==> flow/design.v (excerpt) <==
module fp_mul(clk, op1, op2, result, under, over);
input wire clk;
input wire [15:0] op1, op2;
output reg [15:0] result;
output reg under, over;
reg [15:0] op1reg, op2reg;
wire [21:0] signew;
wire [4:0] expnew;
wire signnew;
wire [15:0] fp_result;
wire fp_under, fp_over;
always @(posedge clk)
begin
	op1reg <= op1;
	op2reg <= op2;
	result <= fp_result;
	under <= fp_under;
	over <= fp_over;
end
fp1 stage1(.sig1(op1reg[10:0]), .sig2(op2reg[10:0]), .exp1(op1reg[14:11]), .exp2(op2reg[14:11]),
	.sign1(op1reg[15]), .sign2(op2reg[15]), .signew(signew), .expnew(expnew), .signnew(signnew));
fp2 stage2(.sig(signew), .exp(expnew), .sign(signnew), .fp_result(fp_result), .under(fp_under), .over(fp_over));
endmodule
For scale: about 5400 um2 of cells after synthesis.
==> flow/config.mk <==
export PLATFORM = sky130hd
export DESIGN_NAME = fp_mul
export DESIGN_NICKNAME = fp_mul
export VERILOG_FILES = /design/flow/design.v
export SDC_FILE = /design/flow/constraint.sdc
export NUM_CORES = 4
export LEC_CHECK = 0
export CAP_MARGIN = 20
export CELL_PAD_IN_SITES_DETAIL_PLACEMENT = 0
export CORE_ASPECT_RATIO = 0.83
export CORE_MARGIN = 2
export CORE_UTILIZATION = 62
export CTS_CLUSTER_DIAMETER = 46
export CTS_CLUSTER_SIZE = 99
export SLEW_MARGIN = 35
export TNS_END_PERCENT = 70
==> flow/constraint.sdc <==
create_clock -name core_clock -period 5.04 [get_ports {clk}]
set_input_delay 1.0080 -clock core_clock [delete_from_list [all_inputs] [get_ports {clk}]]
set_output_delay 1.0080 -clock core_clock [all_outputs]
set_load 0.01 [all_outputs]
run.sh (not shown) runs the stock make flow with config.mk's settings and CLKGATE_MAP_FILE=.
The starting point reached the layout checks and failed them: negative setup slack.
Next try:
--- a/flow/config.mk
+++ b/flow/config.mk
@@ -10,7 +10,9 @@
 export CORE_ASPECT_RATIO = 0.83
 export CORE_MARGIN = 2
-export CORE_UTILIZATION = 62
-export CTS_CLUSTER_DIAMETER = 46
+export CORE_UTILIZATION = 40
+export CTS_CLUSTER_DIAMETER = 100
 export CTS_CLUSTER_SIZE = 99
+export GPL_TIMING_DRIVEN = 0
+export PLACE_DENSITY_LB_ADDON = 0.22
 export SLEW_MARGIN = 35
 export TNS_END_PERCENT = 70
After rerunning: The new run finished with negative setup slack left; routed wire length went down by a little under a tenth; sequential power falls slightly; sequential cell count stays the same; design area goes up by a few percent; total power fell by a few percent; via count drops by a few percent; die size came out higher by well over a third.
Next try:
==> flow/config.mk (replaced) <==
export PLATFORM = sky130hd
export DESIGN_NAME = fp_mul
export DESIGN_NICKNAME = fp_mul
export VERILOG_FILES = /design/flow/design.v
export SDC_FILE = /design/flow/constraint.sdc
export NUM_CORES = 4
export LEC_CHECK = 0
export ABC_AREA = 1
export CAP_MARGIN = 30
export CELL_PAD_IN_SITES_DETAIL_PLACEMENT = 0
export CELL_PAD_IN_SITES_GLOBAL_PLACEMENT = 3
export CORE_ASPECT_RATIO = 1.6
export CORE_MARGIN = 6
export CORE_UTILIZATION = 60
export CTS_CLUSTER_DIAMETER = 226
export CTS_CLUSTER_SIZE = 99
export GPL_TIMING_DRIVEN = 1
export PLACE_DENSITY_LB_ADDON = 0.22
export SETUP_SLACK_MARGIN = 0.54
export SLEW_MARGIN = 35
export TNS_END_PERCENT = 70
The new run did not get past global placement without I/O, error FLW-0024.
Area after synthesis came out higher by 6.8%.
Die area came out lower by about 16%.
Synthesized cell count came out higher by 32%.

fp_mul again, from the RTL that the note above started with.
export LEC_CHECK = 0
export ABC_AREA = 1
export CAP_MARGIN = 5
export CELL_PAD_IN_SITES_DETAIL_PLACEMENT = 0
export CORE_ASPECT_RATIO = 0.83
export CORE_MARGIN = 2
export CORE_UTILIZATION = 71
export CTS_CLUSTER_DIAMETER = 46
export CTS_CLUSTER_SIZE = 73
export SETUP_SLACK_MARGIN = 1.22
export SLEW_MARGIN = 35
export TNS_END_PERCENT = 70
create_clock -name core_clock -period 5.04 [get_ports {clk}]
The starting point ended with an error in 5_1_grt, error GRT-0232.
Change:
Settings changed: CAP_MARGIN 5 to 20, CORE_UTILIZATION 71 to 67, SETUP_SLACK_MARGIN 1.22 to default.
The changed run completed with no timing, DRC or antenna violations.
Die size climbs by about 6%.
Synthesized cell count stays the same.
Area after synthesis is unchanged.
Change:
Settings changed: CELL_PAD_IN_SITES_DETAIL_PLACEMENT 0 to default, CORE_ASPECT_RATIO 0.83 to default, CORE_UTILIZATION 67 to 71, CTS_CLUSTER_DIAMETER 46 to default, CTS_CLUSTER_SIZE 73 to default, SLEW_MARGIN 35 to 20, TNS_END_PERCENT 70 to default.
Clock period 5.04 ns to 1.59 ns, I/O delays scaled along.
After rerunning: The changed run stopped in 4_1_cts; synthesized area does not change; synthesized cell count stays the same; die area fell by 5.4%.
Change:
Settings changed: CTS_CLUSTER_DIAMETER from default to 199, CTS_CLUSTER_SIZE from default to 35.
Clock period 1.59 ns to 4.96 ns, I/O delays scaled along.
Now the flow went through all stages and came out clean. Die size stays the same. Synthesized area is unchanged. Synthesized cell count does not change.
Power and IR drop assume default switching activity.
